==> design.v <==
`timescale 1ns / 1ps
module uart_fifo #(
	parameter DATA_WIDTH = 8,
	parameter DATA_DEPTH = 8
)
(
	input wire aclk,
	input wire aresetn,
	input wire [DATA_WIDTH-1:0]s_axis_tdata,
	input wire s_axis_tvalid,
	output wire s_axis_tready,
	output wire [DATA_WIDTH-1:0]m_axis_tdata,
	output wire m_axis_tvalid,
	input wire m_axis_tready,
	output wire almost_empty,
	output wire almost_full
);
function integer clogb2;
    input [31:0]value;
    begin
        value = value - 1;
        for (clogb2 = 0; value > 0; clogb2 = clogb2 + 1) begin
            value = value >> 1;
        end
    end
endfunction
localparam RWIDTH = clogb2(DATA_DEPTH);
localparam CWIDTH = RWIDTH+1;
reg [DATA_WIDTH-1:0]data[DATA_DEPTH-1:0];
reg [RWIDTH-1:0]head;
reg [RWIDTH-1:0]tail;
reg [CWIDTH-1:0]count;
reg tready;
reg [DATA_WIDTH-1:0]tdata;
reg tvalid;
reg aempty;
reg afull;
wire wr_valid;
wire rd_valid;
integer i;
assign s_axis_tready = tready;
assign m_axis_tdata = tdata;
assign m_axis_tvalid = tvalid;
assign wr_valid = s_axis_tvalid & s_axis_tready;
assign rd_valid = m_axis_tvalid & m_axis_tready;
assign almost_empty = aempty;
assign almost_full = afull; 
always @(posedge aclk) begin
	if (aresetn == 1'b0) begin
		for (i = 0; i < DATA_DEPTH-1; i = i + 1) begin
			data[i] <= 0;
		end
		head <= 0;
		tail <= 0;
		count <= 0;
	end else begin
		case ({wr_valid,rd_valid})
		2'b00: begin
			head <= head;
			tail <= tail;
			count <= count;
		end
		2'b01: begin
			head <= head;
			tail <= tail + 1;
			count <= count - 1;
		end
		2'b10: begin
			data[head] <= s_axis_tdata;
			head <= head + 1;
			tail <= tail;
			count <= count + 1;
		end
		2'b11: begin
			data[head] <= s_axis_tdata;
			head <= head + 1;
			tail <= tail + 1;
			count <= count;
		end
		endcase
	end
end
always @(*) begin
	if (aresetn == 1'b0) begin
		tready <= 1'b0;
		tdata <= 0;
		tvalid <= 1'b0;
	end else begin
		tready <= (count < DATA_DEPTH) ? 1'b1 : 1'b0;
		tdata <= data[tail];
		tvalid <= (count > 0) ? 1'b1 : 1'b0;
	end
end
always @(*) begin
	if (aresetn == 1'b0) begin
		aempty <= 1'b0;
		afull <= 1'b0;
	end else begin
		aempty <= (count <= 1) ? 1'b1 : 1'b0;
		afull <= (count >= (DATA_DEPTH - 1)) ? 1'b1 : 1'b0;
	end
end
endmodule
`timescale 1ns / 1ps
module uart_prescaler
(
	input wire clk,
	input wire rst,
	input wire en,
	input wire [15:0]div,
	output wire stb,
	output wire half
);
reg [15:0]cnt;
reg stb_out;
reg half_out;
assign stb = stb_out;
assign half = half_out;
always @(posedge clk) begin
	if (rst == 1'b1) begin
		cnt <= 0;
	end else begin
		if (en == 1'b1) begin
			if (cnt == (div - 1)) begin
				cnt <= 0;
			end else begin
				cnt <= cnt + 1;
			end 
		end else begin
			cnt <= 0;
		end
	end
end
always @(*) begin
	if (rst == 1'b1) begin
		stb_out <= 1'b0;
	end else begin
		stb_out <= (cnt == (div - 1)) ? 1'b1 : 1'b0;
	end
end
always @(*) begin
	if (rst == 1'b1) begin
		half_out <= 1'b0;
	end else begin
		half_out <= (cnt == ({1'b0,div[15:1]} - 1)) ? 1'b1 : 1'b0;
	end
end
endmodule
`timescale 1ns / 1ps
module uart_rx #(
	parameter BAUD_PRESCALER = 12,	
	parameter PARITY = 0,
	parameter BYTE_SIZE = 8,
	parameter STOP_BITS = 0,
	parameter FIFO_DEPTH = 16
)
(
	input wire aclk,
	input wire aresetn,
	input wire [23:0]s_axis_config_tdata,
	input wire s_axis_config_tvalid,
	output wire s_axis_config_tready,
	output wire [15:0]m_axis_tdata,
	output wire [0:0]m_axis_tuser,
	output wire m_axis_tvalid,
	input wire m_axis_tready,
	input wire rxd,
	output wire rtsn
);
localparam STATE_IDLE = 0;
localparam STATE_START = 1;
localparam STATE_BYTE = 2;
localparam STATE_PAR = 3;
localparam STATE_STOP = 4;
localparam STATE_END = 5;
localparam PARITY_NONE = 3'd0;
localparam PARITY_EVEN = 3'd1;
localparam PARITY_ODD = 3'd2;
localparam PARITY_MARK = 3'd3;
localparam PARITY_SPACE = 3'd4;
localparam STOP_BITS_ONE = 1'd0;
localparam STOP_BITS_TWO = 1'd1;
reg [3:0]state;
reg [15:0]prescaler;
reg [2:0]parity;
reg [3:0]byte_size;
reg [0:0]stop_bits;
reg pre_en;
wire pre_stb;
wire pre_half;
reg [15:0]s_data;
reg s_valid;
wire s_ready;
reg [15:0]rx_data;
reg rx_par;
reg rx_par_rcv;
reg [7:0]byte_cnt;
reg [15:0]bit_cnt;
reg bit_rec;
reg parity_error;
wire afull;
(* IOB = "TRUE" *) reg rxd_in;
(* IOB = "TRUE" *) reg rtsn_out;
wire rx_fall;
wire rx_rise;
assign s_axis_config_tready = (state == STATE_IDLE) ? 1'b1 : 1'b0;
assign rtsn = rtsn_out;
always @(posedge aclk) begin
	if (aresetn == 1'b0) begin
		prescaler <= BAUD_PRESCALER;
		parity <= PARITY;
		byte_size <= BYTE_SIZE;
		stop_bits <= STOP_BITS;
	end else begin
		if ((s_axis_config_tvalid == 1'b1) && (s_axis_config_tready == 1'b1)) begin
			prescaler <= s_axis_config_tdata[15:0];
			parity <= s_axis_config_tdata[18:16];
			byte_size <= s_axis_config_tdata[22:19];
			stop_bits <= s_axis_config_tdata[23];
		end
	end
end
always @(posedge aclk) begin
	if (aresetn == 1'b0) begin
		rxd_in <= 1'b0;
		rtsn_out <= 1'b1;
	end else begin
		rxd_in <= rxd;
		rtsn_out <= (afull) ? 1'b1 : 1'b0;
	end
end
always @(posedge aclk) begin
	if (aresetn == 1'b0) begin
		bit_cnt <= 0;
	end else begin
		if (state != STATE_IDLE) begin
			if (pre_stb == 1'b1) begin
				bit_cnt <= 0;
			end else begin
				bit_cnt <= bit_cnt + rxd_in;
			end
		end else begin
			bit_cnt <= 0;
		end
	end
end
always @(*) begin
	if (aresetn == 1'b0) begin
		bit_rec <= 1'b0;
	end else begin
		bit_rec <= (bit_cnt >= {1'b0,prescaler[15:1]}) ? 1'b1 : 1'b0;
	end
end
always @(posedge aclk) begin
	if (aresetn == 1'b0) begin
		pre_en <= 1'b0;
		s_data <= 0;
		s_valid <= 1'b0;
		rx_data <= 0;
		byte_cnt <= 0;
		rx_par_rcv <= 1'b0;
		state <= STATE_IDLE;
	end else begin
		case (state)
		STATE_IDLE: begin
			if (rx_fall == 1'b1) begin
				pre_en <= 1'b1;
				state <= STATE_START;
			end else begin
				pre_en <= 1'b0;
			end
		end
		STATE_START: begin
			if (pre_stb == 1'b1) begin
				if (bit_rec == 1'b0) begin
					byte_cnt <= 0;
					rx_data <= 0;
					state <= STATE_BYTE;
				end else begin
					state <= STATE_IDLE;
				end
			end
		end
		STATE_BYTE: begin
			if (pre_stb == 1'b1) begin
				rx_data[byte_cnt] <= bit_rec;
				if (byte_cnt == (byte_size - 1)) begin
					if (parity == PARITY_NONE) begin
						state <= STATE_STOP;
					end else begin
						state <= STATE_PAR;
					end
				end else begin
					byte_cnt <= byte_cnt + 1;
				end
			end
		end
		STATE_PAR: begin
			if (pre_stb == 1'b1) begin
				rx_par_rcv <= bit_rec;
				state <= STATE_STOP;
			end
		end
		STATE_STOP: begin
			if (pre_half == 1'b1) begin
				state <= STATE_END;
			end
		end
		STATE_END: begin
			if (s_valid == 1'b0) begin
				s_valid <= 1'b1;
				s_data <= rx_data;
				if (rx_par != rx_par_rcv) begin
					parity_error <= 1'b1;
				end else begin
					parity_error <= 1'b0;
				end
			end else begin
				s_valid <= 1'b0;
				if (s_ready == 1'b1) begin
				end else begin
				end
				state <= STATE_IDLE;
			end
			pre_en <= 1'b0;
		end
		endcase
	end
end
always @(posedge aclk) begin
	if (aresetn == 1'b0) begin
		rx_par <= 1'b0;
	end else begin
		case (state)
		STATE_BYTE: begin
			if (pre_stb == 1'b1) begin
				case (parity)
				PARITY_EVEN: rx_par <= rx_par + bit_rec;
				PARITY_ODD: rx_par <= rx_par + bit_rec;
				default: rx_par <= rx_par;
				endcase
			end
		end
		STATE_PAR: begin
			rx_par <= rx_par;
		end
		STATE_STOP: begin
			rx_par <= rx_par;
		end
		default: begin
			case (parity)
			PARITY_EVEN: rx_par <= 1'b0;
			PARITY_ODD: rx_par <= 1'b1;
			PARITY_MARK: rx_par <= 1'b1;
			PARITY_SPACE: rx_par <= 1'b0;
			endcase
		end
		endcase
	end
end
uart_fifo #(
	.DATA_WIDTH(16+1),
	.DATA_DEPTH(FIFO_DEPTH)
) fifo_sync_inst (
	.aclk(aclk),
	.aresetn(aresetn),
	.s_axis_tdata({parity_error,s_data}),
	.s_axis_tvalid(s_valid),
	.s_axis_tready(s_ready),
	.m_axis_tdata({m_axis_tuser,m_axis_tdata}),
	.m_axis_tvalid(m_axis_tvalid),
	.m_axis_tready(m_axis_tready),
	.almost_full(afull)
);
uart_prescaler prescaler_inst (
	.clk(aclk),
	.rst(~aresetn),
	.en(pre_en),
	.div(prescaler),	
	.stb(pre_stb),
	.half(pre_half)
);
edge_detect #(
	.ZERO_DELAY("TRUE")
) edge_detect_inst (
	.clk(aclk),
	.sig(rxd_in),
	.fall(rx_fall),
	.rise(rx_rise)
);
endmodule
module edge_detect #(
	parameter ZERO_DELAY = "FALSE"
)
(
	input wire clk,
	input wire sig,
	output wire fall,
	output wire rise
);
reg [1:0]sig_ff;
reg fall_out;
reg rise_out;
assign fall = fall_out;
assign rise = rise_out;
always @(posedge clk) begin
	sig_ff[0] <= sig;
	sig_ff[1] <= sig_ff[0];
end
generate if (ZERO_DELAY == "FALSE") begin
	always @(posedge clk) begin
		if (sig_ff[0] & ~sig_ff[1]) begin
			rise_out <= 1'b1;
		end else begin
			rise_out <= 1'b0;
		end
		if (~sig_ff[0] & sig_ff[1]) begin
			fall_out <= 1'b1;
		end else begin
			fall_out <= 1'b0;
		end
	end
end else begin
	always @(sig, sig_ff[0]) begin
		rise_out <= sig & ~sig_ff[0];
		fall_out <= ~sig & sig_ff[0];
	end
end endgenerate
endmodule
`timescale 1ns / 1ps
module uart_tx #(
	parameter BAUD_PRESCALER = 12,
	parameter PARITY = 0,
	parameter BYTE_SIZE = 8,
	parameter STOP_BITS = 0,
	parameter FIFO_DEPTH = 16
)
(
	input wire aclk,
	input wire aresetn,
	input wire [23:0]s_axis_config_tdata,
	input wire s_axis_config_tvalid,
	output wire s_axis_config_tready,
	input wire [15:0]s_axis_tdata,
	input wire s_axis_tvalid,
	output wire s_axis_tready,
	output wire txd,
	input wire ctsn 
);
localparam PARITY_NONE = 3'd0;
localparam PARITY_EVEN = 3'd1;
localparam PARITY_ODD = 3'd2;
localparam PARITY_MARK = 3'd3;
localparam PARITY_SPACE = 3'd4;
localparam STOP_BITS_ONE = 1'd0;
localparam STOP_BITS_TWO = 1'd1;
localparam STATE_IDLE = 0;
localparam STATE_START = 1;
localparam STATE_BYTE = 2;
localparam STATE_PAR = 3;
localparam STATE_STOP = 4;
localparam STATE_END = 5;
reg [3:0]state;
reg [15:0]prescaler;
reg [2:0]parity;
reg [3:0]byte_size;
reg [0:0]stop_bits;
wire [15:0]m_data;
wire m_valid;
reg m_ready;
reg [15:0]counter;
reg pre_en;
wire pre_stb;
reg [15:0]tx_data;
reg tx_par;
(* IOB = "TRUE" *) reg txd_out;
assign txd = txd_out;
assign s_axis_config_tready = (state == STATE_IDLE) ? 1'b1 : 1'b0;
always @(posedge aclk) begin
	if (aresetn == 1'b0) begin
		prescaler <= BAUD_PRESCALER;
		parity <= PARITY;
		byte_size <= BYTE_SIZE;
		stop_bits <= STOP_BITS;
	end else begin
		if ((s_axis_config_tvalid == 1'b1) && (s_axis_config_tready == 1'b1)) begin
			prescaler <= s_axis_config_tdata[15:0];
			parity <= s_axis_config_tdata[18:16];
			byte_size <= s_axis_config_tdata[22:19];
			stop_bits <= s_axis_config_tdata[23];
		end
	end
end
always @(posedge aclk) begin
	if (aresetn <= 1'b0) begin
		txd_out <= 1'b0;
	end else begin
		case (state)
		STATE_IDLE: begin
			txd_out <= 1'b1;
		end
		STATE_START: begin
			txd_out <= 1'b0;
		end
		STATE_BYTE: begin
			txd_out <= tx_data[0];
		end
		STATE_PAR: begin
			txd_out <= tx_par;
		end
		STATE_STOP: begin
			txd_out <= 1'b1;
		end
		STATE_END: begin
			txd_out <= 1'b1;
		end
		default: begin
			txd_out <= 1'b1;
		end
		endcase
	end
end
always @(posedge aclk) begin
	if (aresetn == 1'b0) begin
		pre_en <= 1'b0;
		m_ready <= 1'b0;
		tx_data <= 0;
		counter <= 0;
		state <= STATE_IDLE;
	end else begin
		case (state)
		STATE_IDLE: begin
			if (m_ready == 1'b0) begin
				if (ctsn == 1'b0) begin
					m_ready <= 1'b1;
				end
			end else begin
				if (m_valid == 1'b1) begin
					m_ready <= 1'b0;
					tx_data <= m_data;
					counter <= 0;
					pre_en <= 1'b1;
					state <= STATE_START;
				end
			end
		end
		STATE_START: begin
			if (pre_stb == 1'b1) begin
				state <= STATE_BYTE;
			end
		end
		STATE_BYTE: begin
			if (pre_stb == 1'b1) begin
				tx_data[14:0] <= tx_data[15:1];
				if (counter == (byte_size - 1)) begin
					counter <= 0;
					if (parity == PARITY_NONE) begin
						state <= STATE_STOP;
					end else begin
						state <= STATE_PAR;
					end
				end else begin
					counter <= counter + 1;
				end
			end
		end
		STATE_PAR: begin
			if (pre_stb == 1'b1) begin
				state <= STATE_STOP;
			end
		end
		STATE_STOP: begin
			if (pre_stb == 1'b1) begin
				case (stop_bits)
				STOP_BITS_ONE: begin
					state <= STATE_END;
				end
				STOP_BITS_TWO: begin
					if (counter == 1) begin
						counter <= 0;
						state <= STATE_END;
					end else begin
						counter <= counter + 1;
					end
				end
				endcase
			end
		end
		STATE_END: begin
			if (m_ready == 1'b0) begin
				pre_en <= 1'b0;
				m_ready <= 1'b1;
			end else begin
				m_ready <= 1'b0;
				if (m_valid == 1'b1) begin
					tx_data <= m_data;
					pre_en <= 1'b1;
					state <= STATE_START;
				end else begin
					state <= STATE_IDLE;
				end
			end
		end
		default: begin
			state <= STATE_IDLE;
		end		
		endcase
	end
end
always @(posedge aclk) begin
	if (aresetn == 1'b0) begin
		tx_par <= 1'b0;
	end else begin
		case (state)
		STATE_BYTE: begin
			if (pre_stb == 1'b1) begin
				case (parity)
				PARITY_EVEN: tx_par <= tx_par + tx_data[0];
				PARITY_ODD: tx_par <= tx_par + tx_data[0];
				default: tx_par <= tx_par;
				endcase
			end
		end
		STATE_PAR: begin
			tx_par <= tx_par;
		end
		default: begin
			case (parity)
			PARITY_EVEN: tx_par <= 1'b0;
			PARITY_ODD: tx_par <= 1'b1;
			PARITY_MARK: tx_par <= 1'b1;
			PARITY_SPACE: tx_par <= 1'b0;
			endcase
		end
		endcase
	end
end
uart_fifo #(
	.DATA_WIDTH(16),
	.DATA_DEPTH(FIFO_DEPTH)
) fifo_sync_inst (
	.aclk(aclk),
	.aresetn(aresetn),
	.s_axis_tdata(s_axis_tdata),
	.s_axis_tvalid(s_axis_tvalid),
	.s_axis_tready(s_axis_tready),
	.m_axis_tdata(m_data),
	.m_axis_tvalid(m_valid),
	.m_axis_tready(m_ready)
);
uart_prescaler prescaler_inst (
	.clk(aclk),
	.rst(~aresetn),
	.en(pre_en),
	.div(prescaler),	
	.stb(pre_stb)
);
endmodule
`timescale 1ns / 1ps
module axis_uart_v1_0 #(
	parameter integer BAUD_PRESCALER = 10,	 
	parameter integer PARITY = 0, 			 
	parameter integer BYTE_SIZE = 8, 		 
	parameter integer STOP_BITS = 0, 		 
	parameter integer FIFO_DEPTH = 16,		 
	parameter integer FLOW_CONTROL = 1,		 
	parameter integer DYNAMIC_CONFIG = 1	 
)
(
	input wire aclk,
	input wire aresetn,
	input wire [23:0]s_axis_config_tdata,	 
	input wire s_axis_config_tvalid,
	output wire s_axis_config_tready,
	input wire [15:0]s_axis_tdata,
	input wire s_axis_tvalid,
	output wire s_axis_tready,
	output wire [15:0]m_axis_tdata,
	output wire m_axis_tuser,				 
	output wire m_axis_tvalid,
	input wire m_axis_tready,
	output wire tx,
	input wire rx,
	output wire rts,						 
	input wire cts							 
);
wire s_axis_config_tx_tready;
wire s_axis_config_rx_tready;
assign s_axis_config_tready = (DYNAMIC_CONFIG) ? s_axis_config_tx_tready & s_axis_config_rx_tready : 1'b0;
uart_tx #(
	.BAUD_PRESCALER(BAUD_PRESCALER),
	.PARITY(PARITY),
	.BYTE_SIZE(BYTE_SIZE),
	.STOP_BITS(STOP_BITS),
	.FIFO_DEPTH(FIFO_DEPTH)
) uart_tx_inst (
	.aclk(aclk),
	.aresetn(aresetn),
	.s_axis_config_tdata(s_axis_config_tdata),
	.s_axis_config_tvalid((DYNAMIC_CONFIG) ? (s_axis_config_tvalid & s_axis_config_rx_tready) : 1'b0),
	.s_axis_config_tready(s_axis_config_tx_tready),
	.s_axis_tdata(s_axis_tdata),
	.s_axis_tvalid(s_axis_tvalid),
	.s_axis_tready(s_axis_tready),
	.txd(tx),
	.ctsn(FLOW_CONTROL ? cts : 1'b0)
);
uart_rx #(
	.BAUD_PRESCALER(BAUD_PRESCALER),
	.PARITY(PARITY),
	.BYTE_SIZE(BYTE_SIZE),
	.STOP_BITS(STOP_BITS),
	.FIFO_DEPTH(FIFO_DEPTH)
) uart_rx_inst (
	.aclk(aclk),
	.aresetn(aresetn),
	.s_axis_config_tdata(s_axis_config_tdata),
	.s_axis_config_tvalid((DYNAMIC_CONFIG) ? (s_axis_config_tvalid & s_axis_config_tx_tready) : 1'b0),
	.s_axis_config_tready(s_axis_config_rx_tready),
	.m_axis_tdata(m_axis_tdata),
	.m_axis_tuser(m_axis_tuser),
	.m_axis_tvalid(m_axis_tvalid),
	.m_axis_tready(m_axis_tready),
	.rxd(rx),
	.rtsn(rts)
);
endmodule
==> run.sh <==
#!/bin/bash
# the make line also repeats each setting of config.mk as NAME=value (left out here)
make -C /OpenROAD-flow-scripts/flow DESIGN_CONFIG=/design/flow/config.mk WORK_HOME=/design/flow/orfs CLKGATE_MAP_FILE= finish
==> config.mk <==
export PLATFORM = sky130hd
export DESIGN_NAME = axis_uart_v1_0
export DESIGN_NICKNAME = axis_uart_v1_0
export VERILOG_FILES = /design/flow/design.v
export SDC_FILE = /design/flow/constraint.sdc
export NUM_CORES = 4
export LEC_CHECK = 0
export CAP_MARGIN = 20
export CORE_MARGIN = 2
export CORE_UTILIZATION = 66
export SLEW_MARGIN = 20
==> constraint.sdc <==
create_clock -name core_clock -period 3.26 [get_ports {aclk}]
set_input_delay 0.6520 -clock core_clock [delete_from_list [all_inputs] [get_ports {aclk}]]
set_output_delay 0.6520 -clock core_clock [all_outputs]
set_load 0.01 [all_outputs]
==> impl_metrics.yaml, run 1 <==
# generated from flow reports
status:
  so_faults: "negative setup slack"
  status: "failed layout checks"
synth:
  common_cells: "edfxtp_1 (529), and2_1 (526), dfxtp_1 (221)"
  netlist_logic_family_top: "simple AND/OR/NAND/NOR gates"
  xor_area_frac: 0.03328
  synthAdderAreaFrac: 0.01995
  flop_cell: "edfxtp_1"
  ys_seq_frac: 0.5662
  synth_cell_types: 86
  synthesis.area_sq_um: 35870
  synthMuxAreaShare: 0.1109
  top_cell_area_share: 0.4428
  edf_count: 529
  syn-instance-count: 2918
  yosys.area.top_type: "edfxtp_1"
  yosys_warnings: 16
  ys_ff: 750
  ys_cells: 2918
  fp_nets: 3021
  simple_gate_area_frac: 0.1798
  ys_area_sq_um: 35870
  syn_area_per_cell_sq_um: 12.29
  synth.area.top_cells: "edfxtp_1 (44%), dfxtp_1 (12%), mux4_2 (10%)"
  post-synth-top-count-cell: "edfxtp_1"
  synthAoiAreaFrac: 0.05975
  async_flop_share: 0
placed_design:
  place_inst: 3607
  port_buffers: 68
  detailed_place_hpwl_microns: 55460
  gp_congestion: 0.8687
  place_area_sq_um: 37850
clocking:
  clk_pin_slew_ps: 60
  htree_levels: 3
  cts_buffers: 77
  clock_sinks: 750
  cts_root_buffer: "clkbuf_16"
  cts_tree: "done"
  insertion_delay_ps: 620
  cts_buffer_depth: 3
global_routing:
  overflow: 0
  grt_first_pass_wirelength_microns: 134600
  grt_pass1_vias: 23520
  grt_use_total: 0.3141
  grt_max_degree: 67
  antenna_found_initial: 0
critical_path:
  reg2reg_depth: 9
  critPathMaxStageDelay_ps: 490
  crit_chain: "buf_12, buf_12, buf_6, mux4_2, mux4_2, and2_4, buf_6"
  crit_type: "reg2out"
  slowest_stage: "mux4_2"
  critPathCapture: "m_axis_tdata[10]"
  rr_endpoint: "uart_rx_inst.byte_cnt[6]"
  cp-start-kind: "register"
  worst-path-buf-inv: 4
  rrSetupSlack_ps: 100
  path_depth: 7
  critPathRequiredTime_ps: 2610
  cp-end-kind: "output pin"
  crit_path_max_fanout: 8
  timing.rr.start: "uart_rx_inst.prescaler[3]"
  crit_family: "multiplexers"
  worst_ep_arrival_time_ps: 2730
min_path:
  hp-class: "in2reg"
  min_delay_path_depth: 4
  hold_path_end: "uart_rx_inst.rtsn_out"
  holdCritStartpoint: "aresetn"
power_and_ir_drop:
  ir_worst_vdd_mv: 0.4997
  switching_share: 0.2646
  power_switching_uw: 6795
  power_leader: "registers"
  total_power_uw: 25680
  power.density_nw_per_um2: 627.4
  leakagePower_uw: 0.01479
  p_seq_frac: 0.437
  powerComb_uw: 5240
  pwr-share-comb: 0.204
  powerSeq_uw: 11200
  clkPwrFrac: 0.359
  internal_power_uw: 18880
  pwr.group.clock_uw: 9220
final_layout:
  finalInstanceArea_sq_um: 40930
  synthToLayoutAreaGrowth_pct: 14.10
  stdcell_count: 3774
  finish.net_count: 3119
floorplan:
  die_y_microns: 237.1
  rows: 85
  ioPinCount: 69
  core_util_floorplan: 0.6666
  core_sq_um: 53810
  die_area_sq_um: 56230
  dieWidth_microns: 237.1
timing:
  relSlewSlack: 0.2827
  fin_crit_ps: 3385
  hold_viol_final: 0
  setup_ws_ps: -124.6
  max_freq_ghz: 0.2955
  slew_viol_final: 0
  worstMarginPinSlew_ps: 1076
  rsz0062_at_grt: "yes"
  setup_viol: 15
  clock_skew_ps: 14.82
  min_period_over_period: 1.038
drt:
  detail_route.vias_per_cell: 6.215
  diodes: 0
  wl_per_cell_microns: 22.92
  drt_iter0_drc: 2076
  wirelength_microns: 86480
  drc: 0
  vias: 23450
  first_pass_iters: 5
  ant_nets: 0
run:
  warnings: 47
  cap_viol_max_count: 0
stage by stage:
step,util,TNS [ps],setup WS (ps),hold WS [ps]
finish,0.7606,-875.9,-124.6,369.3
global route,0.7606,-2031,-201.2,369.7
CTS,0.7595,-1754,-166.2,355.7
detailed placement,0.7033,-2889,-152.3,400.6
global placement,0.7030,-1303,-74.43,404.4
floorplan,-,-58840,-374.2,355.5
metal layers:
layer | wire (microns) | track usage | part of all wire
met1 | 34350 | 0.4160 | 0.40
met2 | 43760 | 0.5417 | 0.51
met3 | 5804 | 0.04703 | 0.067
met4 | 2566 | 0.09720 | 0.030
met5 | 0 | 0 | 0
cell type report:
type	count	area [sq um]
sequential	750	20330
tap	696	870.8
fill	3433	12880
multi-input combinational	1896	14670
clock buffer	108	2228
timing repair buffer	220	2125
inverter	71	271.5
clock inverter	33	434.2
repair_timing:
item / CTS / global route
setup endpoints to repair: 17 / 133
resized: 96 / 35
setup buffers: 18 / 7
pin swaps: 0 / 14
gates cloned: 6 / 0
hold buffers: 0 / 0
==> run 2, diff against run 1 <==
Settings changed: CORE_UTILIZATION 66 to 70.
Clock period 3.26 ns to 3.27 ns, I/O delays scaled along.
==> impl_metrics.yaml, run 2 <==
# generated from flow reports
placed_design:
  dp_slack_ps: -11.98
  detailed_place_hpwl_microns: 55970
  place_area_sq_um: 37930
  port_buffers: 68
  gp_congestion: 0.9201
drt:
  diodes: 0
  wirelength_microns: 89720
  wl_per_cell_microns: 23.77
  detail_route.vias_per_cell: 6.408
  drt_iter0_drc: 2417
  vias: 24190
  first_pass_iters: 6
  drc: 0
  ant_nets: 0
synth:
  top_cell_area_share: 0.4428
  netlist_logic_family_top: "simple AND/OR/NAND/NOR gates"
  syn-instance-count: 2918
  async_flop_share: 0
  ys_ff: 750
  synthMuxAreaShare: 0.1109
  synthAdderAreaFrac: 0.01995
  common_cells: "edfxtp_1 (529), and2_1 (526), dfxtp_1 (221)"
  synth.area.top_cells: "edfxtp_1 (44%), dfxtp_1 (12%), mux4_2 (10%)"
  synthAoiAreaFrac: 0.05975
  yosys.area.top_type: "edfxtp_1"
  xor_area_frac: 0.03328
  ys_seq_frac: 0.5662
  flop_cell: "edfxtp_1"
  syn_area_per_cell_sq_um: 12.29
  simple_gate_area_frac: 0.1798
  fp_nets: 3021
  ys_cells: 2918
  synth_cell_types: 86
  edf_count: 529
  yosys_warnings: 16
  post-synth-top-count-cell: "edfxtp_1"
  ys_area_sq_um: 35870
  synthesis.area_sq_um: 35870
global_routing:
  antenna_found_initial: 0
  overflow: 0
  grt_pass1_vias: 24500
  grt_max_degree: 72
  grt_use_total: 0.3440
  grt_first_pass_wirelength_microns: 138900
power_and_ir_drop:
  power_leader: "registers"
  switching_share: 0.2761
  internal_power_uw: 18370
  clkPwrFrac: 0.343
  p_seq_frac: 0.439
  ir_worst_vdd_mv: 0.5658
  powerSeq_uw: 11100
  pwr.group.clock_uw: 8710
  pwr-share-comb: 0.218
  power_switching_uw: 7007
  leakagePower_uw: 0.01485
  power.density_nw_per_um2: 618.5
  powerComb_uw: 5540
timing:
  final.setup.tns_ps: -1348
  worstMarginPinSlew_ps: 1112
  relSlewSlack: 0.2558
  setup_viol: 18
  max_freq_ghz: 0.2895
  setup_ws_ps: -184.1
  fin_crit_ps: 3454
  min_period_over_period: 1.056
  clock_skew_ps: 31.08
  slew_viol_final: 0
  hold_viol_final: 0
  rsz0062_at_grt: "yes"
final_layout:
  finish.net_count: 3142
  register_area_sq_um: 20330
  fillerInstances: 2805
  combGateArea_sq_um: 14690
  finalInstanceArea_sq_um: 41030
  synthToLayoutAreaGrowth_pct: 14.38
min_path:
  holdCritStartpoint: "aresetn"
  min_delay_path_depth: 3
  hp-class: "in2reg"
  hold_path_end: "uart_tx_inst.counter[0]"
clocking:
  cts_root_buffer: "clkbuf_16"
  cts_hold_buf: 0
  clk_pin_slew_ps: 60
  cts_buffers: 77
  cts_buffer_depth: 3
  clock_sinks: 750
  insertion_delay_ps: 640
  cts_tree: "done"
  htree_levels: 3
run:
  cap_viol_max_count: 0
  warnings: 47
critical_path:
  crit_path_max_fanout: 7
  crit_type: "reg2out"
  crit_family: "multiplexers"
  worst_ep_arrival_time_ps: 2800
  slowest_stage: "mux4_2"
  timing.rr.start: "uart_rx_inst.prescaler[1]"
  rrSetupSlack_ps: 0
  worst-path-buf-inv: 5
  rr_endpoint: "uart_rx_inst.byte_cnt[6]"
  path_depth: 8
  cp-end-kind: "output pin"
  critPathCapture: "m_axis_tdata[6]"
  critPathMaxStageDelay_ps: 520
  reg2reg_depth: 10
  crit_chain: "buf_12, buf_12, buf_8, buf_6, mux4_2, mux4_2, and2_4, buf_6"
  critPathRequiredTime_ps: 2620
  cp-start-kind: "register"
floorplan:
  core_util_floorplan: 0.7121
  die_area_sq_um: 53070
  core_sq_um: 50380
  die_y_microns: 230.4
  ioPinCount: 69
  dieWidth_microns: 230.4
  rows: 82
status:
  status: "failed layout checks"
  so_faults: "negative setup slack"
run 2: through the flow:
stage | total power (uW) | utilization | hold slack, ps | instances
6_report | 25380 | 0.8145 | 377.4 | 3775
5_1_grt | 26280 | 0.8145 | 386.5 | 3775
4_1_cts | 25290 | 0.8096 | 356.3 | 3758
3_5_place_dp | 16160 | 0.7530 | 376.3 | 3594
3_3_place_gp | 16000 | 0.7530 | 365.1 | 3594
2_1_floorplan | 14620 | - | 355.5 | 2918
run 2: timing repair:
item	4_1_cts	5_1_grt
resized	108	40
endpoints found under the setup margin	19	102
pin swaps	1	13
gates cloned	5	1
hold endpoints to repair	0	0
setup buffers	18	19
run 2: layout make-up:
cell class	instances	share of cell area
Sequential cell	750	0.4955
Multi-Input combinational cell	1896	0.3579
Timing Repair Buffer	243	0.05870
Clock buffer	103	0.05160
Tap cell	672	0.02049
Clock inverter	40	0.009240
Inverter	71	0.006556
run 2: layer usage:
metal / vias to the layer above / global-route usage / routed length (microns)
li1: 10780 / - / -
met1: 11970 / 0.4358 / 33450
met4: 0 / 0.1383 / 3409
met5: - / 0 / 0
met3: 255 / 0.05929 / 6784
met2: 1183 / 0.5937 / 46070
==> run 3, diff against run 2 <==
Settings changed: ABC_AREA set to 1, CAP_MARGIN 20 to 40, CORE_UTILIZATION 70 to 72, CTS_CLUSTER_SIZE set to 15, HOLD_SLACK_MARGIN set to 0.29, PLACE_DENSITY_LB_ADDON set to 0.01, SETUP_SLACK_MARGIN set to 0.45.
==> impl_metrics.yaml, run 3 <==
# generated from flow reports
clocking:
  cts_buffer_depth: 3
  cts_tree: "done"
  cts_root_buffer: "clkbuf_16"
  cts_buffers: 76
  clock_sinks: 750
  htree_levels: 3
  clk_pin_slew_ps: 60
  insertion_delay_ps: 620
power_and_ir_drop:
  p_seq_frac: 0.424
  pwr-share-comb: 0.252
  total_power_uw: 26420
  power_switching_uw: 8425
  internal_power_uw: 18000
  clkPwrFrac: 0.324
  pwr.group.clock_uw: 8550
  leakagePower_uw: 0.01527
  power.density_nw_per_um2: 650.1
  powerSeq_uw: 11200
  switching_share: 0.3189
  powerComb_uw: 6660
  power_leader: "registers"
  ir_worst_vdd_mv: 0.5123
critical_path:
  reg2reg_depth: 12
  crit_family: "AND-OR/OR-AND gates"
  critPathCapture: "m_axis_tdata[14]"
  path_depth: 7
  rrSetupSlack_ps: 530
  rr_endpoint: "uart_rx_inst.fifo_sync_inst.data[14][3]"
  worst_ep_arrival_time_ps: 2370
  crit_path_max_fanout: 14
  timing.rr.start: "uart_rx_inst.fifo_sync_inst.count[1]"
  crit_type: "reg2out"
  crit_chain: "buf_6, buf_16, o21ai_0, o221ai_2, nand3_2, a21oi_2, buf_2"
  cp-end-kind: "output pin"
  slowest_stage: "dfxtp_4"
  cp-start-kind: "register"
  worst-path-buf-inv: 3
  critPathRequiredTime_ps: 2620
  critPathMaxStageDelay_ps: 420
synth:
  synth.area.top_cells: "edfxtp_1 (45%), dfxtp_1 (13%), nor2_1 (11%)"
  netlist_logic_family_top: "simple AND/OR/NAND/NOR gates"
  xor_area_frac: 0.01971
  common_cells: "nor2_1 (996), edfxtp_1 (529), nand2_1 (504)"
  synthMuxAreaShare: 0.003963
  ys_area_sq_um: 35360
  ys_seq_frac: 0.5743
  syn_area_per_cell_sq_um: 9.030
  synthesis.area_sq_um: 35360
  top_cell_area_share: 0.4492
  synthAoiAreaFrac: 0.1185
  ys_cells: 3916
  yosys.area.top_type: "edfxtp_1"
  simple_gate_area_frac: 0.2098
  ys_ff: 750
  synthAdderAreaFrac: 0.02024
  edf_count: 529
  flop_cell: "edfxtp_1"
  yosys_warnings: 16
  syn-instance-count: 3916
  post-synth-top-count-cell: "nor2_1"
  fp_nets: 4019
  async_flop_share: 0
  synth_cell_types: 50
timing:
  min_period_over_period: 0.9235
  setup_viol: 0
  hold_viol_final: 0
  slew_viol_final: 0
  fin_crit_ps: 3020
  final.setup.tns_ps: 0
  rsz0062_at_grt: "yes"
  max_freq_ghz: 0.3311
  worstMarginPinSlew_ps: 926.2
  clock_skew_ps: 20.19
  relSlewSlack: 0.3819
drt:
  ant_nets: 0
  drt_iter0_drc: 4528
  drc: 0
  wirelength_microns: 101600
  wl_per_cell_microns: 21.75
  vias: 30190
  first_pass_iters: 9
  detail_route.vias_per_cell: 6.465
run:
  cap_viol_max_count: 0
  warnings: 48
floorplan:
  core_util_floorplan: 0.7254
  dieWidth_microns: 225.6
  die_y_microns: 225.6
  die_area_sq_um: 50900
  ioPinCount: 69
  rows: 81
  core_sq_um: 48750
status:
  status: "timing/DRC/antenna clean"
global_routing:
  overflow: 0
  grt_pass1_vias: 28670
  antenna_found_initial: 1
  grt_use_total: 0.3906
  grt_max_degree: 129
  grt_first_pass_wirelength_microns: 152800
min_path:
  hp-class: "in2reg"
  min_delay_path_depth: 3
  holdCritStartpoint: "aresetn"
  hold_path_end: "uart_tx_inst.counter[2]"
final_layout:
  synthToLayoutAreaGrowth_pct: 14.94
  fillerInstances: 2753
  utilization: 0.8337
  finish.net_count: 4051
placed_design:
  gp_congestion: 0.9571
  port_buffers: 68
  detailed_place_hpwl_microns: 61070
run 3: layout make-up:
class | count | area [sq um] | share of cell area
timing repair buffer | 185 | 2137 | 0.05258
multi-input combinational | 2676 | 13960 | 0.3434
clock inverter | 36 | 355.3 | 0.008743
clock buffer | 99 | 2041 | 0.05021
antenna | 1 | 2.502 | 0.00006157
tap | 664 | 830.8 | 0.02044
inverter | 259 | 997.2 | 0.02454
sequential | 750 | 20320 | 0.5000
run 3: stage by stage:
step	area, sq um	worst slack [ps]	hold slack [ps]	cells
2_1_floorplan	35670	427.3	355.2	3916
3_3_place_gp	36970	235.6	411.7	4492
3_5_place_dp	36980	229.7	419.6	4493
4_1_cts	40150	342.3	311.7	4655
5_1_grt	40640	227.1	344.4	4669
6_report	40640	250.0	342.6	4670
run 3: timing repair:
| action | 4_1_cts | 5_1_grt |
|---|---|---|
| buffers inserted | 16 | 8 |
| endpoints found under the hold margin | 1 | 0 |
| gates cloned | 10 | 4 |
| setup endpoints to repair | 41 | 424 |
| hold buffers | 1 | 0 |
| resized | 203 | 75 |
| pin swaps | 65 | 45 |
run 3: layer usage:
layer / track usage / part of all wire / vias up
met5: 0 / 0 / -
met4: 0.2181 / 0.057 / 0
met3: 0.07221 / 0.11 / 440
met2: 0.6466 / 0.48 / 2099
met1: 0.4878 / 0.36 / 14250
li1: - / - / 13400
==> run 4, diff against run 3 <==
Settings changed: ABC_AREA 1 to unset, CAP_MARGIN 40 to 20, CORE_UTILIZATION 72 to 66, CTS_CLUSTER_SIZE 15 to unset, HOLD_SLACK_MARGIN 0.29 to unset, PLACE_DENSITY_LB_ADDON 0.01 to unset, SETUP_SLACK_MARGIN 0.45 to unset.
Clock period 3.27 ns to 3.22 ns, I/O delays scaled along.
==> impl_metrics.yaml, run 4 <==
# generated from flow reports
power_and_ir_drop:
  power_switching_uw: 6944
  powerSeq_uw: 11300
  total_power_uw: 25370
  pwr-share-comb: 0.215
  leakagePower_uw: 0.01477
  internal_power_uw: 18430
  clkPwrFrac: 0.337
  ir_worst_vdd_mv: 0.4578
  powerComb_uw: 5470
  power.density_nw_per_um2: 619.6
  p_seq_frac: 0.447
  power_leader: "registers"
  switching_share: 0.2737
  pwr.group.clock_uw: 8560
floorplan:
  core_util_floorplan: 0.6666
  ioPinCount: 69
  die_y_microns: 237.1
  rows: 85
  dieWidth_microns: 237.1
  die_area_sq_um: 56230
  core_sq_um: 53810
global_routing:
  antenna_found_initial: 0
  grt_use_total: 0.3114
  grt_first_pass_wirelength_microns: 134200
  overflow: 0
  grt_pass1_vias: 23720
  grt_max_degree: 65
synth:
  async_flop_share: 0
  xor_area_frac: 0.03328
  synth.area.top_cells: "edfxtp_1 (44%), dfxtp_1 (12%), mux4_2 (10%)"
  ys_seq_frac: 0.5662
  edf_count: 529
  synthMuxAreaShare: 0.1109
  syn_area_per_cell_sq_um: 12.29
  ys_area_sq_um: 35870
  flop_cell: "edfxtp_1"
  top_cell_area_share: 0.4428
  netlist_logic_family_top: "simple AND/OR/NAND/NOR gates"
  synth_cell_types: 86
  post-synth-top-count-cell: "edfxtp_1"
  syn-instance-count: 2918
  ys_cells: 2918
  synthAoiAreaFrac: 0.05975
  fp_nets: 3021
  simple_gate_area_frac: 0.1798
  yosys_warnings: 16
  yosys.area.top_type: "edfxtp_1"
  synthesis.area_sq_um: 35870
  synthAdderAreaFrac: 0.01995
  common_cells: "edfxtp_1 (529), and2_1 (526), dfxtp_1 (221)"
  ys_ff: 750
clocking:
  cts_buffers: 78
  htree_levels: 3
  cts_buffer_depth: 3
  clk_pin_slew_ps: 60
  clock_sinks: 750
  cts_hold_buf: 0
  cts_tree: "done"
  cts_root_buffer: "clkbuf_16"
  insertion_delay_ps: 630
timing:
  fin_crit_ps: 3317
  final.setup.tns_ps: -978.5
  clock_skew_ps: 21.85
  slew_viol_final: 0
  min_period_over_period: 1.030
  setup_viol: 17
  hold_viol_final: 0
  max_freq_ghz: 0.3015
  setup_ws_ps: -96.54
  relSlewSlack: 0.2828
  worstMarginPinSlew_ps: 1076
  rsz0062_at_grt: "yes"
critical_path:
  cp-start-kind: "register"
  rr_endpoint: "uart_tx_inst.counter[2]"
  crit_family: "multiplexers"
  crit_path_max_fanout: 5
  critPathMaxStageDelay_ps: 550
  critPathCapture: "m_axis_tdata[4]"
  rrSetupSlack_ps: 60
  worst_ep_arrival_time_ps: 2670
  path_depth: 6
  cp-end-kind: "output pin"
  slowest_stage: "mux4_2"
  worst-path-buf-inv: 3
  crit_type: "reg2out"
  critPathMostFrequentCell: "mux4_2"
  critPathRequiredTime_ps: 2580
  crit_chain: "buf_6, buf_12, mux4_2, mux4_2, and2_1, buf_2"
  reg2reg_depth: 9
  timing.rr.start: "uart_tx_inst.prescaler[9]"
min_path:
  hp-class: "in2reg"
  holdCritStartpoint: "aresetn"
  hold_path_end: "uart_tx_inst.counter[0]"
  min_delay_path_depth: 3
final_layout:
  finalInstanceArea_sq_um: 40950
  register_area_sq_um: 20330
  synthToLayoutAreaGrowth_pct: 14.16
  fillerInstances: 3448
  finish.net_count: 3133
  combGateArea_sq_um: 14750
drt:
  wl_per_cell_microns: 22.59
  detail_route.vias_per_cell: 6.214
  diodes: 0
  vias: 23540
  drc: 0
  first_pass_iters: 6
  ant_nets: 0
  drt_iter0_drc: 1955
  wirelength_microns: 85560
placed_design:
  dp_slack_ps: -121.5
  detailed_place_hpwl_microns: 55950
  place_area_sq_um: 37930
  gp_congestion: 0.9115
  port_buffers: 68
status:
  so_faults: "negative setup slack"
  status: "failed layout checks"
run:
  cap_viol_max_count: 0
  warnings: 47
run 4: area by class of cell:
cell class              instances  share of cell area
clock buffers                 104             0.05182
clock inverters                38            0.007516
inverters                      71            0.006630
multi-input cells            1896              0.3601
flip-flops and latches        750              0.4965
well taps                     696             0.02126
repair buffers                233             0.05615
run 4: per-stage QoR:
stage / hold WS (ps) / cells / util
finish: 342.0 / 3788 / 0.7610
global route: 349.7 / 3788 / 0.7610
CTS: 312.9 / 3780 / 0.7565
detailed placement: 419.7 / 3620 / 0.7049
global placement: 415.6 / 3620 / 0.7049
floorplan: 355.5 / 2918 / -
run 4: repair_timing:
| action | CTS | global route |
|---|---|---|
| hold endpoints to repair | 0 | 0 |
| buffers inserted | 11 | 9 |
| resized | 103 | 58 |
| setup endpoints to repair | 65 | 193 |
| cloned | 7 | 2 |
| pin swaps | 1 | 18 |
run 4: routing by layer:
| metal | GRT usage | part of all wire | vias up |
|---|---|---|---|
| met4 | 0.1092 | 0.034 | 0 |
| li1 | - | - | 10760 |
| met2 | 0.5398 | 0.51 | 832 |
| met1 | 0.4017 | 0.40 | 11740 |
| met5 | 0 | 0 | - |
| met3 | 0.05040 | 0.061 | 203 |
==> run 5, diff against run 4 <==
Settings changed: CORE_UTILIZATION 66 to 72, MAX_ROUTING_LAYER set to met4, PLACE_DENSITY set to 0.66.
Clock period 3.22 ns to 6.48 ns, I/O delays scaled along.
==> impl_metrics.yaml, run 5 <==
# generated from flow reports
timing:
  fin_crit_ps: 5089
  max_freq_ghz: 0.1965
  relSlewSlack: 0.2799
  holdWs_ps: 442.2
  final.setup.tns_ps: 0
  min_period_over_period: 0.7853
  hold_viol_final: 0
  slew_viol_final: 0
  clock_skew_ps: 18.19
  worstMarginPinSlew_ps: 1076
  setup_viol: 0
  rsz0062_at_grt: "no"
floorplan:
  ioPinCount: 69
  die_y_microns: 227.2
  core_sq_um: 49050
  core_util_floorplan: 0.7313
  rows: 81
  die_area_sq_um: 51620
  dieWidth_microns: 227.2
clocking:
  clock_sinks: 750
  cts_buffer_depth: 3
  cts-resized-gates: 0
  cts_tree: "done"
  cts_hold_buf: 0
  postCtsSetupBuffers: 0
  insertion_delay_ps: 620
  clk_pin_slew_ps: 60
  htree_levels: 3
  cts_root_buffer: "clkbuf_16"
  cts_buffers: 77
power_and_ir_drop:
  leakagePower_uw: 0.01411
  clkPwrFrac: 0.369
  powerSeq_uw: 5750
  internal_power_uw: 9203
  power_leader: "registers"
  switching_share: 0.2687
  pwr.group.clock_uw: 4650
  power_switching_uw: 3382
  pwr-share-comb: 0.174
  p_seq_frac: 0.457
  ir_worst_vdd_mv: 0.3034
  powerComb_uw: 2190
  power.density_nw_per_um2: 317.3
critical_path:
  cp-end-kind: "output pin"
  rr_endpoint: "uart_rx_inst.byte_cnt[6]"
  critPathRequiredTime_ps: 5180
  crit_family: "multiplexers"
  path_depth: 5
  crit_chain: "buf_4, mux4_2, mux4_2, and2_1, clkdlybuf4s50_1"
  cp-start-kind: "register"
  timing.rr.start: "uart_rx_inst.prescaler[2]"
  critPathMaxStageDelay_ps: 930
  critPathMostFrequentCell: "mux4_2"
  reg2reg_depth: 10
  crit_path_max_fanout: 44
  critPathCapture: "m_axis_tdata[8]"
  worst_ep_arrival_time_ps: 3790
  worst-path-buf-inv: 2
  rrSetupSlack_ps: 2410
  slowest_stage: "dfxtp_4"
  crit_type: "reg2out"
min_path:
  holdCritStartpoint: "uart_rx_inst.rxd_in"
  hp-class: "reg2reg"
  min_delay_path_depth: 0
  hold_path_end: "uart_rx_inst.edge_detect_inst.sig_ff[0]"
global_routing:
  antenna_found_initial: 0
  grt_pass1_vias: 23810
  grt_first_pass_wirelength_microns: 132900
  grt_use_total: 0.3491
  overflow: 0
  grt_max_degree: 72
synth:
  yosys.area.top_type: "edfxtp_1"
  common_cells: "edfxtp_1 (529), and2_1 (526), dfxtp_1 (221)"
  simple_gate_area_frac: 0.1798
  synthMuxAreaShare: 0.1109
  ys_area_sq_um: 35870
  syn_area_per_cell_sq_um: 12.29
  yosys_warnings: 16
  edf_count: 529
  synthAoiAreaFrac: 0.05975
  synth_cell_types: 86
  fp_nets: 3021
  async_flop_share: 0
  flop_cell: "edfxtp_1"
  top_cell_area_share: 0.4428
  netlist_logic_family_top: "simple AND/OR/NAND/NOR gates"
  synthesis.area_sq_um: 35870
  ys_seq_frac: 0.5662
  ys_ff: 750
  synth.area.top_cells: "edfxtp_1 (44%), dfxtp_1 (12%), mux4_2 (10%)"
  xor_area_frac: 0.03328
  post-synth-top-count-cell: "edfxtp_1"
  synthAdderAreaFrac: 0.01995
  syn-instance-count: 2918
  ys_cells: 2918
placed_design:
  detailed_place_hpwl_microns: 54320
  port_buffers: 68
  gp_congestion: 0.8987
  place_area_sq_um: 36960
drt:
  wirelength_microns: 85440
  first_pass_iters: 6
  drc: 0
  drt_iter0_drc: 2362
  ant_nets: 0
  wl_per_cell_microns: 23.47
  vias: 23560
  diodes: 0
  detail_route.vias_per_cell: 6.470
final_layout:
  utilization: 0.8087
  finish.net_count: 3017
  fillerInstances: 2762
  synthToLayoutAreaGrowth_pct: 10.58
  finalInstanceArea_sq_um: 39670
run:
  cap_viol_max_count: 0
  warnings: 44
status:
  status: "timing/DRC/antenna clean"
## run 5: routing by layer
metal	GRT usage	wire length [microns]	vias up
li1	-	-	10510
met1	0.4294	32560	11710
met2	0.5899	43850	1107
met3	0.05369	5933	234
met4	0.1301	3094	0
met5	-	0	-
## run 5: metrics by stage
| step | worst slack (ps) | std cells | total power [uW] |
|---|---|---|---|
| after floorplan | 2083 | 2918 | 7377 |
| after global placement | 1778 | 3497 | 7918 |
| after detailed placement | 1612 | 3497 | 8003 |
| after CTS | 1326 | 3639 | 12600 |
| after global routing | 1162 | 3641 | 13020 |
| final | 1391 | 3641 | 12580 |
## run 5: layout make-up
class | count | area [sq um] | area share
clock buffer | 103 | 2178 | 0.05492
clock inverter | 39 | 476.7 | 0.01202
inverter | 71 | 269.0 | 0.006782
multi-input combinational | 1896 | 14540 | 0.3665
sequential | 750 | 20320 | 0.5123
tap | 664 | 830.8 | 0.02094
timing repair buffer | 118 | 1054 | 0.02656
==> run 6, diff against run 5 <==
Settings changed: ABC_AREA set to 1, CORE_ASPECT_RATIO set to 0.53, CTS_CLUSTER_DIAMETER set to 200, MAX_ROUTING_LAYER met4 to unset, PLACE_DENSITY 0.66 to 0.42, SETUP_SLACK_MARGIN set to 0.96.
Clock period 6.48 ns to 3.22 ns, I/O delays scaled along.
==> impl_metrics.yaml, run 6 <==
# implementation run metrics
status:
  status: "aborted with a tool error"
  stop_stage: "global routing (5_1_grt)"
synth:
  xor_area_frac: 0.01971
  synthesis.area_sq_um: 35360
  syn-instance-count: 3916
  synthAoiAreaFrac: 0.1185
  synth_cell_types: 50
  simple_gate_area_frac: 0.2098
  netlist_logic_family_top: "simple AND/OR/NAND/NOR gates"
  flop_cell: "edfxtp_1"
  post-synth-top-count-cell: "nor2_1"
  ys_ff: 750
  yosys.area.top_type: "edfxtp_1"
  fp_nets: 4019
  ys_cells: 3916
  common_cells: "nor2_1 (996), edfxtp_1 (529), nand2_1 (504)"
  ys_seq_frac: 0.5743
  syn_area_per_cell_sq_um: 9.030
  synth.area.top_cells: "edfxtp_1 (45%), dfxtp_1 (13%), nor2_1 (11%)"
  ys_area_sq_um: 35360
  yosys_warnings: 16
  synthMuxAreaShare: 0.003963
  async_flop_share: 0
  top_cell_area_share: 0.4492
  edf_count: 529
  synthAdderAreaFrac: 0.02024
clocking:
  cts_root_buffer: "clkbuf_16"
  cts_buffer_depth: 3
  clock_sinks: 750
  cts_buffers: 61
  htree_levels: 2
placed_design:
  gp_congestion: 0.9875
  detailed_place_hpwl_microns: 66720
  place_area_sq_um: 37070
  port_buffers: 68
floorplan:
  ioPinCount: 69
  die_y_microns: 165.3
  core_sq_um: 48800
  dieWidth_microns: 308.4
  rows: 59
  core_util_floorplan: 0.7247
  die_area_sq_um: 50990
[run 6: repair_timing]
item                                     CTS
gates resized                            368
buffers inserted                          57
hold buffers                               0
endpoints found under the setup margin  1155
gates cloned                              24
pin swaps                                105
[run 6: stage by stage]
stage                     setup slack (ps)  instances
after detailed placement             359.4       4516
after CTS                            261.6       4712
after global placement               417.8       4516
after floorplan                      572.9       3916
==> run 7, diff against run 6 <==
Settings changed: ABC_AREA 1 to unset, CORE_ASPECT_RATIO 0.53 to unset, CORE_UTILIZATION 72 to 70, CTS_CLUSTER_DIAMETER 200 to unset, CTS_CLUSTER_SIZE set to 37, PLACE_DENSITY 0.42 to unset, SETUP_SLACK_MARGIN 0.96 to unset.
Clock period 3.22 ns to 7.23 ns, I/O delays scaled along.
==> impl_metrics.yaml, run 7 <==
# generated from flow reports
run:
  cap_viol_max_count: 0
  warnings: 44
timing:
  max_freq_ghz: 0.1871
  rsz0062_at_grt: "no"
  clock_skew_ps: 34.45
  final.setup.tns_ps: 0
  setup_viol: 0
  worstMarginPinSlew_ps: 1119
  holdWs_ps: 379.5
  hold_viol_final: 0
  setup_ws_ps: 1886
  relSlewSlack: 0.2532
  min_period_over_period: 0.7391
  slew_viol_final: 0
  fin_crit_ps: 5344
synth:
  async_flop_share: 0
  ys_seq_frac: 0.5662
  syn-instance-count: 2918
  synthesis.area_sq_um: 35870
  ys_cells: 2918
  edf_count: 529
  synth_cell_types: 86
  flop_cell: "edfxtp_1"
  yosys.area.top_type: "edfxtp_1"
  post-synth-top-count-cell: "edfxtp_1"
  netlist_logic_family_top: "simple AND/OR/NAND/NOR gates"
  synthAoiAreaFrac: 0.05975
  yosys_warnings: 16
  fp_nets: 3021
  synthMuxAreaShare: 0.1109
  top_cell_area_share: 0.4428
  simple_gate_area_frac: 0.1798
  common_cells: "edfxtp_1 (529), and2_1 (526), dfxtp_1 (221)"
  ys_area_sq_um: 35870
  synthAdderAreaFrac: 0.01995
  ys_ff: 750
  xor_area_frac: 0.03328
  syn_area_per_cell_sq_um: 12.29
  synth.area.top_cells: "edfxtp_1 (44%), dfxtp_1 (12%), mux4_2 (10%)"
floorplan:
  core_sq_um: 50380
  dieWidth_microns: 230.4
  die_area_sq_um: 53070
  ioPinCount: 69
  die_y_microns: 230.4
  rows: 82
  core_util_floorplan: 0.7121
placed_design:
  dp_slack_ps: 2284
  port_buffers: 68
  gp_congestion: 0.8812
  detailed_place_hpwl_microns: 55440
  place_inst: 3516
critical_path:
  worst-path-buf-inv: 2
  slowest_stage: "dfxtp_4"
  critPathRequiredTime_ps: 5780
  path_depth: 5
  crit_chain: "buf_4, mux4_2, mux4_2, and2_1, clkdlybuf4s50_1"
  cp-start-kind: "register"
  critPathMostFrequentCell: "mux4_2"
  rrSetupSlack_ps: 3160
  crit_family: "flip-flops"
  crit_type: "reg2out"
  rr_endpoint: "uart_tx_inst.tx_data[9]"
  worst_ep_arrival_time_ps: 3900
  cp-end-kind: "output pin"
  timing.rr.start: "uart_tx_inst.prescaler[0]"
  reg2reg_depth: 10
  critPathMaxStageDelay_ps: 1020
  critPathCapture: "m_axis_tdata[8]"
  crit_path_max_fanout: 49
drt:
  drt_iter0_drc: 2383
  detail_route.vias_per_cell: 6.391
  first_pass_iters: 6
  drc: 0
  wl_per_cell_microns: 23.38
  wirelength_microns: 85440
  vias: 23350
  ant_nets: 0
clocking:
  postCtsSetupBuffers: 0
  htree_levels: 3
  clock_sinks: 750
  cts_tree: "done"
  cts_buffer_depth: 3
  cts_hold_buf: 0
  cts_buffers: 76
  cts-resized-gates: 0
  insertion_delay_ps: 630
  clk_pin_slew_ps: 60
  cts_root_buffer: "clkbuf_16"
power_and_ir_drop:
  power_switching_uw: 3009
  clkPwrFrac: 0.360
  powerComb_uw: 1960
  power_leader: "registers"
  pwr-share-comb: 0.176
  p_seq_frac: 0.463
  leakagePower_uw: 0.01411
  power.density_nw_per_um2: 280.8
  switching_share: 0.2705
  ir_worst_vdd_mv: 0.2196
  internal_power_uw: 8117
  powerSeq_uw: 5150
  pwr.group.clock_uw: 4010
final_layout:
  fillerInstances: 2947
  synthToLayoutAreaGrowth_pct: 10.44
  stdcell_count: 3654
  register_area_sq_um: 20320
  combGateArea_sq_um: 14510
  finish.net_count: 3025
global_routing:
  grt_pass1_vias: 23550
  antenna_found_initial: 1
  grt_use_total: 0.3294
  overflow: 0
  grt_first_pass_wirelength_microns: 133300
  grt_max_degree: 85
min_path:
  min_delay_path_depth: 0
  holdCritStartpoint: "uart_rx_inst.rxd_in"
  hold_path_end: "uart_rx_inst.edge_detect_inst.sig_ff[0]"
  hp-class: "reg2reg"
status:
  status: "timing/DRC/antenna clean"
-- run 7: layout make-up --
| type | count | share of cell area |
|---|---|---|
| diodes | 1 | 0.00006316 |
| multi-input cells | 1896 | 0.3662 |
| clock inverters | 46 | 0.01178 |
| clock buffers | 91 | 0.05280 |
| flip-flops and latches | 750 | 0.5129 |
| well taps | 672 | 0.02122 |
| repair buffers | 127 | 0.02830 |
| inverters | 71 | 0.006790 |
-- run 7: layer usage --
layer | GRT usage | vias to the layer above | part of all wire
met3 | 0.04076 | 185 | 0.065
met5 | 0 | - | 0
met4 | 0.1421 | 0 | 0.042
met1 | 0.4246 | 11630 | 0.39
li1 | - | 10550 | -
met2 | 0.5684 | 989 | 0.51
-- run 7: through the flow --
stage	util	total power, uW	cell area, sq um
final	0.7864	11130	39620
after global routing	0.7864	11530	39620
after CTS	0.7859	11160	39590
after detailed placement	0.7351	7181	37030
after global placement	0.7351	7102	37030
after floorplan	-	6611	35870
==> run 8, diff against run 7 <==
Settings changed: CORE_UTILIZATION 70 to 64, CTS_CLUSTER_SIZE 37 to unset.
Clock period 7.23 ns to 4.01 ns, I/O delays scaled along.
==> impl_metrics.yaml, run 8 <==
# generated from flow reports
floorplan:
  core_sq_um: 55310
  rows: 86
  ioPinCount: 69
  dieWidth_microns: 240.8
  die_area_sq_um: 57960
  die_y_microns: 240.8
  core_util_floorplan: 0.6486
critical_path:
  reg2reg_depth: 10
  crit_type: "reg2out"
  crit_family: "multiplexers"
  path_depth: 6
  critPathRequiredTime_ps: 3210
  rrSetupSlack_ps: 360
  cp-start-kind: "register"
  crit_path_max_fanout: 12
  critPathCapture: "m_axis_tdata[5]"
  crit_chain: "buf_12, buf_12, mux4_2, mux4_2, and2_1, clkdlybuf4s50_1"
  slowest_stage: "mux4_2"
  timing.rr.start: "uart_rx_inst.prescaler[2]"
  worst-path-buf-inv: 3
  rr_endpoint: "uart_rx_inst.byte_cnt[7]"
  cp-end-kind: "output pin"
  critPathMaxStageDelay_ps: 540
  worst_ep_arrival_time_ps: 3030
clocking:
  htree_levels: 3
  insertion_delay_ps: 630
  cts_tree: "done"
  clock_sinks: 750
  cts_root_buffer: "clkbuf_16"
  cts_buffers: 78
  clk_pin_slew_ps: 60
  cts_buffer_depth: 3
  cts_hold_buf: 0
power_and_ir_drop:
  powerSeq_uw: 9140
  p_seq_frac: 0.448
  power_switching_uw: 5547
  pwr.group.clock_uw: 7320
  total_power_uw: 20390
  power.density_nw_per_um2: 506.8
  powerComb_uw: 3930
  clkPwrFrac: 0.359
  power_leader: "registers"
  ir_worst_vdd_mv: 0.3854
  leakagePower_uw: 0.01438
  pwr-share-comb: 0.193
  switching_share: 0.2721
  internal_power_uw: 14840
synth:
  xor_area_frac: 0.03328
  simple_gate_area_frac: 0.1798
  netlist_logic_family_top: "simple AND/OR/NAND/NOR gates"
  post-synth-top-count-cell: "edfxtp_1"
  async_flop_share: 0
  common_cells: "edfxtp_1 (529), and2_1 (526), dfxtp_1 (221)"
  fp_nets: 3021
  ys_cells: 2918
  synthAdderAreaFrac: 0.01995
  synth_cell_types: 86
  synthAoiAreaFrac: 0.05975
  synthesis.area_sq_um: 35870
  synth.area.top_cells: "edfxtp_1 (44%), dfxtp_1 (12%), mux4_2 (10%)"
  top_cell_area_share: 0.4428
  syn-instance-count: 2918
  syn_area_per_cell_sq_um: 12.29
  ys_area_sq_um: 35870
  yosys_warnings: 16
  yosys.area.top_type: "edfxtp_1"
  edf_count: 529
  ys_seq_frac: 0.5662
  flop_cell: "edfxtp_1"
  ys_ff: 750
  synthMuxAreaShare: 0.1109
final_layout:
  finish.net_count: 3071
  synthToLayoutAreaGrowth_pct: 12.15
timing:
  min_period_over_period: 0.9551
  max_freq_ghz: 0.2611
  setup_viol: 0
  setup_ws_ps: 179.9
  worstMarginPinSlew_ps: 1105
  rsz0062_at_grt: "no"
  hold_viol_final: 0
  relSlewSlack: 0.2607
  slew_viol_final: 0
  final.setup.tns_ps: 0
  clock_skew_ps: 25.43
  fin_crit_ps: 3830
drt:
  drc: 0
  first_pass_iters: 6
  ant_nets: 0
  detail_route.vias_per_cell: 6.053
  drt_iter0_drc: 1637
  wl_per_cell_microns: 21.60
  wirelength_microns: 81700
  vias: 22890
  diodes: 0
global_routing:
  grt_max_degree: 69
  grt_first_pass_wirelength_microns: 128500
  grt_pass1_vias: 22770
  overflow: 0
  grt_use_total: 0.2897
  antenna_found_initial: 1
status:
  status: "timing/DRC/antenna clean"
run:
  cap_viol_max_count: 0
  warnings: 44
min_path:
  hp-class: "reg2reg"
  min_delay_path_depth: 0
  holdCritStartpoint: "uart_rx_inst.rxd_in"
  hold_path_end: "uart_rx_inst.edge_detect_inst.sig_ff[0]"
placed_design:
  dp_slack_ps: 195.2
  port_buffers: 68
  detailed_place_hpwl_microns: 54940
  gp_congestion: 0.8517
## run 8: metrics by stage
stage | instances | instance area, sq um | hold WS, ps | utilization
after floorplan | 2918 | 35870 | 355.5 | -
after global placement | 3628 | 37500 | 365.3 | 0.6780
after detailed placement | 3629 | 37510 | 369.3 | 0.6782
after CTS | 3776 | 40140 | 379.2 | 0.7257
after global routing | 3782 | 40230 | 381.0 | 0.7274
final | 3782 | 40230 | 375.6 | 0.7274
## run 8: final cells by class
type,count,area [sq um]
flip-flops and latches,750,20320
fillers,3708,15080
multi-input cells,1896,14510
clock buffers,92,2066
repair buffers,171,1597
well taps,748,935.9
clock inverters,54,535.5
inverters,71,269.0
## run 8: repair_timing
item / CTS / global route
setup buffers: 1 / 6
pin swaps: 0 / 0
resized: 0 / 1
setup endpoints to repair: 17 / 25
hold endpoints to repair: 0 / 0
## run 8: routing by layer
layer	wire, microns	global-route usage
met5	0	0
met3	4423	0.04415
met1	34020	0.3855
met4	1906	0.07856
met2	41350	0.5003
==> run 9, diff against run 8 <==
Settings changed: CORE_UTILIZATION 64 to 65, SETUP_SLACK_MARGIN set to 1.1, TNS_END_PERCENT set to 5.
Clock period 4.01 ns to 8.0 ns, I/O delays scaled along.
==> impl_metrics.yaml, run 9 <==
# generated from flow reports
status:
  status: "timing/DRC/antenna clean"
min_path:
  holdCritStartpoint: "uart_rx_inst.rxd_in"
  hp-class: "reg2reg"
  min_delay_path_depth: 0
  hold_path_end: "uart_rx_inst.edge_detect_inst.sig_ff[0]"
synth:
  synth.area.top_cells: "edfxtp_1 (44%), dfxtp_1 (12%), mux4_2 (10%)"
  synthMuxAreaShare: 0.1109
  yosys.area.top_type: "edfxtp_1"
  fp_nets: 3021
  yosys_warnings: 16
  netlist_logic_family_top: "simple AND/OR/NAND/NOR gates"
  async_flop_share: 0
  ys_cells: 2918
  top_cell_area_share: 0.4428
  synthAdderAreaFrac: 0.01995
  ys_area_sq_um: 35870
  synthesis.area_sq_um: 35870
  common_cells: "edfxtp_1 (529), and2_1 (526), dfxtp_1 (221)"
  ys_seq_frac: 0.5662
  post-synth-top-count-cell: "edfxtp_1"
  edf_count: 529
  synth_cell_types: 86
  xor_area_frac: 0.03328
  simple_gate_area_frac: 0.1798
  syn_area_per_cell_sq_um: 12.29
  ys_ff: 750
  flop_cell: "edfxtp_1"
  syn-instance-count: 2918
  synthAoiAreaFrac: 0.05975
power_and_ir_drop:
  powerSeq_uw: 4640
  ir_worst_vdd_mv: 0.2217
  clkPwrFrac: 0.356
  total_power_uw: 9957
  p_seq_frac: 0.466
  pwr.group.clock_uw: 3550
  pwr-share-comb: 0.178
  power_switching_uw: 2711
  internal_power_uw: 7247
  powerComb_uw: 1770
  leakagePower_uw: 0.01407
  power_leader: "registers"
  power.density_nw_per_um2: 251.4
  switching_share: 0.2722
timing:
  relSlewSlack: 0.2511
  min_period_over_period: 0.6955
  holdWs_ps: 434.6
  worstMarginPinSlew_ps: 1122
  slew_viol_final: 0
  fin_crit_ps: 5564
  setup_viol: 0
  clock_skew_ps: 17.74
  max_freq_ghz: 0.1797
  hold_viol_final: 0
  setup_ws_ps: 2436
  rsz0062_at_grt: "no"
  final.setup.tns_ps: 0
final_layout:
  utilization: 0.7218
  synthToLayoutAreaGrowth_pct: 10.42
  finish.net_count: 3028
  fillerInstances: 3736
clocking:
  cts_root_buffer: "clkbuf_16"
  insertion_delay_ps: 620
  cts_hold_buf: 0
  cts_buffers: 77
  cts_buffer_depth: 3
  cts_tree: "done"
  clock_sinks: 750
  cts-resized-gates: 0
  postCtsSetupBuffers: 0
  htree_levels: 3
  clk_pin_slew_ps: 60
critical_path:
  crit_type: "reg2out"
  crit_chain: "buf_4, mux4_2, mux4_2, and2_1, clkdlybuf4s50_1"
  path_depth: 5
  crit_path_max_fanout: 41
  worst-path-buf-inv: 2
  rr_endpoint: "uart_tx_inst.tx_data[10]"
  cp-start-kind: "register"
  cp-end-kind: "output pin"
  worst_ep_arrival_time_ps: 3960
  critPathCapture: "m_axis_tdata[11]"
  critPathMaxStageDelay_ps: 900
  crit_family: "multiplexers"
  rrSetupSlack_ps: 4000
  critPathRequiredTime_ps: 6400
  timing.rr.start: "uart_tx_inst.prescaler[0]"
  critPathMostFrequentCell: "mux4_2"
  slowest_stage: "dfxtp_4"
  reg2reg_depth: 10
floorplan:
  core_util_floorplan: 0.6537
  die_y_microns: 238.9
  dieWidth_microns: 238.9
  rows: 86
  core_sq_um: 54880
  die_area_sq_um: 57080
  ioPinCount: 69
global_routing:
  grt_max_degree: 65
  grt_use_total: 0.3006
  grt_pass1_vias: 22730
  overflow: 0
  grt_first_pass_wirelength_microns: 130800
  antenna_found_initial: 2
placed_design:
  dp_slack_ps: 2369
  gp_congestion: 0.8844
  port_buffers: 68
  detailed_place_hpwl_microns: 55880
drt:
  ant_nets: 0
  drt_iter0_drc: 2282
  vias: 23020
  first_pass_iters: 5
  detail_route.vias_per_cell: 6.235
  drc: 0
  wl_per_cell_microns: 22.64
  wirelength_microns: 83580
run:
  warnings: 44
  cap_viol_max_count: 0
run 9: cell type report:
| cell class | count | area, sq um | area share |
|---|---|---|---|
| Tap cell | 704 | 880.8 | 0.02224 |
| Timing Repair Buffer | 129 | 1136 | 0.02868 |
| Multi-Input combinational cell | 1896 | 14500 | 0.3662 |
| Sequential cell | 750 | 20320 | 0.5130 |
| Antenna cell | 1 | 2.502 | 0.00006318 |
| Inverter | 71 | 269.0 | 0.006792 |
| Clock buffer | 93 | 2101 | 0.05304 |
| Clock inverter | 48 | 395.4 | 0.009982 |
run 9: stage by stage:
stage          instance area [sq um]  instances
6_report                       39610       3692
3_3_place_gp                   37080       3549
3_5_place_dp                   37080       3549
2_1_floorplan                  35870       2918
5_1_grt                        39610       3692
4_1_cts                        39580       3690
run 9: metal layers:
| metal | track usage | wire, microns |
|---|---|---|
| met1 | 0.4115 | 34800 |
| met2 | 0.5001 | 41220 |
| met3 | 0.04781 | 5301 |
| met4 | 0.09110 | 2256 |
| met5 | 0 | 0 |
Power and IR drop assume default switching activity.
